## jericalla_evolucion
module jericalla_evolucion(
    input  wire        clk,
    input  wire        reset,
    input  wire [6:0]  cantidad_instrucciones,
    output wire [6:0]  imem_addr,
    input  wire [18:0] imem_data,
    output reg  [31:0] data_out,
    output reg         zf,
    output reg         valid,
    output wire        done
);
wire [1:0] fase;
wire [6:0] pc;
contador_de_programa contador_de_programa_inst(
    .clk(clk),
    .reset(reset),
    .cantidad_instrucciones(cantidad_instrucciones),
    .fase(fase),
    .o_contador(pc),
    .done(done)
);
assign imem_addr = pc;
wire       cu_we_rb, cu_read_ram, cu_write_ram, cu_valido;
wire [3:0] cu_alu_opcode;
unidad_control unidad_control_inst(
    .instruction(imem_data[18:15]),
    .write_enable_RB(cu_we_rb),
    .read_ram(cu_read_ram),
    .write_ram(cu_write_ram),
    .alu_opcode(cu_alu_opcode),
    .valido(cu_valido)
);
wire [31:0] rb_dr1, rb_dr2;
reg  [31:0] resultado;
reg        b1_we_rb, b1_read_ram, b1_write_ram, b1_valido;
reg [3:0]  b1_alu_opcode;
reg [4:0]  b1_rd;
reg [31:0] b1_dr1, b1_dr2;
reg        b2_we_rb, b2_valido;
reg [4:0]  b2_rd;
wire activo = !done;
banco_de_registros banco_de_registros_inst(
    .clk(clk),
    .reset(reset),
    .read_address_1(imem_data[9:5]),
    .read_address_2(imem_data[4:0]),
    .write_address(b2_rd),
    .data_write(resultado),
    .write_enable(activo && fase == 2'd2 && b2_we_rb),
    .data_register_1(rb_dr1),
    .data_register_2(rb_dr2)
);
wire [31:0] alu_result;
alu alu_inst(
    .op(b1_alu_opcode),
    .din1_alu(b1_dr1),
    .din2_alu(b1_dr2),
    .result_alu(alu_result)
);
wire [31:0] ram_dout;
ram ram_inst(
    .clk(clk),
    .address(b1_dr1),
    .din(b1_dr2),
    .write_enable(activo && fase == 2'd1 && b1_write_ram),
    .dout(ram_dout)
);
always @(posedge clk) begin
    if (reset) begin
        b1_we_rb  <= 1'b0;
        b1_read_ram <= 1'b0;
        b1_write_ram <= 1'b0;
        b1_valido <= 1'b0;
        b2_we_rb  <= 1'b0;
        b2_valido <= 1'b0;
        valid     <= 1'b0;
        zf        <= 1'b0;
    end else begin
        valid <= 1'b0;
        if (activo) begin
            case (fase)
                2'd0: begin
                    b1_we_rb      <= cu_we_rb;
                    b1_read_ram   <= cu_read_ram;
                    b1_write_ram  <= cu_write_ram;
                    b1_valido     <= cu_valido;
  ...
export LEC_CHECK = 0
export CAP_MARGIN = 20
export CORE_ASPECT_RATIO = 1.29
export CORE_MARGIN = 10
export CORE_UTILIZATION = 40
export CTS_CLUSTER_DIAMETER = 261
export GPL_ROUTABILITY_DRIVEN = 1
export MAX_ROUTING_LAYER = met4
export MIN_ROUTING_LAYER = met1
export SLEW_MARGIN = 25
create_clock -name core_clock -period 9.55 [get_ports {clk}]
run.sh (not shown) runs the stock make flow with config.mk's settings and CLKGATE_MAP_FILE=.
Rerun with:
- CORE_ASPECT_RATIO: 1.29 -> not set
- CORE_MARGIN: 10 -> 2
- CORE_UTILIZATION: 40 -> 63
- CTS_CLUSTER_DIAMETER: 261 -> not set
- CTS_CLUSTER_SIZE: not set -> 98
- GPL_ROUTABILITY_DRIVEN: 1 -> not set
- MAX_ROUTING_LAYER: met4 -> not set
- MIN_ROUTING_LAYER: met1 -> not set
- SETUP_SLACK_MARGIN: not set -> 0.61
- SLEW_MARGIN: 25 -> 20
- clock period: 9.55 -> 5.64 ns (I/O delays scaled with it)
Result:
- via count grows by 3.6%
- area after synthesis is unchanged
- routed wire length stays flat
Rerun with:
- ABC_AREA: not set -> 1
- CORE_UTILIZATION: 63 -> 72
- CTS_CLUSTER_SIZE: 98 -> 87
- PLACE_DENSITY_LB_ADDON: not set -> 0.2
- SETUP_SLACK_MARGIN: 0.61 -> not set
- clock period: 5.64 -> 3.11 ns (I/O delays scaled with it)
Now the flow completed and failed the layout checks on negative setup slack.
Global-route usage goes up by 17 points.
Power goes up by well over a third.
Synthesized area goes down slightly.
Routed wire length goes up by a quarter to a third.
Via count goes up by well over a third.
Count of clock-buffer cells in the layout goes down by 1.
First-iteration DRC count goes up to 2.5 times its value.
Die area goes down by roughly a tenth.

Starting RTL as in the previous note.
==> flow/config.mk <==
export PLATFORM = sky130hd
export DESIGN_NAME = jericalla_evolucion
export DESIGN_NICKNAME = jericalla_evolucion
export VERILOG_FILES = /design/flow/design.v
export SDC_FILE = /design/flow/constraint.sdc
export NUM_CORES = 4
export LEC_CHECK = 0
export CAP_MARGIN = 20
export CORE_MARGIN = 2
export CORE_UTILIZATION = 70
export SETUP_SLACK_MARGIN = 0.71
export SLEW_MARGIN = 20
==> flow/constraint.sdc <==
create_clock -name core_clock -period 3.11 [get_ports {clk}]
set_input_delay 0.6220 -clock core_clock [delete_from_list [all_inputs] [get_ports {clk}]]
set_output_delay 0.6220 -clock core_clock [all_outputs]
set_load 0.01 [all_outputs]
The baseline produced a layout that fails on negative setup slack.
Next try:
CORE_UTILIZATION = 40   (was 70)
SETUP_SLACK_MARGIN = not set   (was 0.71)
clock period = 10.0 ns   (was 3.11 ns; I/O delays follow)
Now the flow went through all stages and came out clean.
Wire length falls by 12%.
Combinational power falls by 76%.
Worst setup slack gains 4.9 ns.
Next try:
CORE_UTILIZATION = 63   (was 40)
clock period = 14.3 ns   (was 10.0 ns; I/O delays follow)
=>
- design area is lower slightly
- wire length drops by a few percent
- die area came out lower by well over a third
- total power decreases by a quarter to a third
- non-clock buffer count fell by 1
- clock power falls by a quarter to a third
- worst setup slack gains 3.7 ns
- cell count goes down by roughly a tenth
Next try:
CORE_UTILIZATION = 52   (was 63)
clock period = 5.6 ns   (was 14.3 ns; I/O delays follow)
Outcome:
- power came out higher to 2.6 times its value
- clock power came out higher to 2.7 times its value
- combinational power came out higher to 2.6 times its value
- routed wire length came out higher by a few percent
- cell count came out higher by a few percent
- worst setup slack degrades by 6.9 ns
- critical path depth came out higher by 5
- count of clock-buffer cells in the layout came out higher by 14
- synthesized area does not change
- sequential share of layout area came out lower by 1.1 points
Next try:
ABC_AREA = 1   (was not set)
CORE_UTILIZATION = 70   (was 52)
SETUP_SLACK_MARGIN = 0.3   (was not set)
clock period = 3.11 ns   (was 5.6 ns; I/O delays follow)
Effect: With this change the flow completed and failed the layout checks on negative setup slack. Clock-buffer cell count went down by 34. Sequential cell count does not change. Worst setup slack is worse by 1.5 ns. Final area went up by 0.70%.
Next try:
ABC_AREA = not set   (was 1)
CORE_UTILIZATION = 72   (was 70)
CTS_CLUSTER_DIAMETER = 366   (was not set)
CTS_CLUSTER_SIZE = 13   (was not set)
SETUP_SLACK_MARGIN = not set   (was 0.3)
The changed run ran to the end with violations: negative setup slack.
Power shrinks by about 6.6%.
Die size shrinks by about 2%.
Sequential share of layout area grows by 0.15 points.
Cell count shrinks by 30%.
Register-to-register slack got worse by 0.098 ns.
Synthesized cell count shrinks by about 40%.
Critical path depth stays the same.
Via count shrinks by 25%.
Utilization grows by 1.1 points.
Power figures rest on the tool's default switching activity, not on a simulated workload.
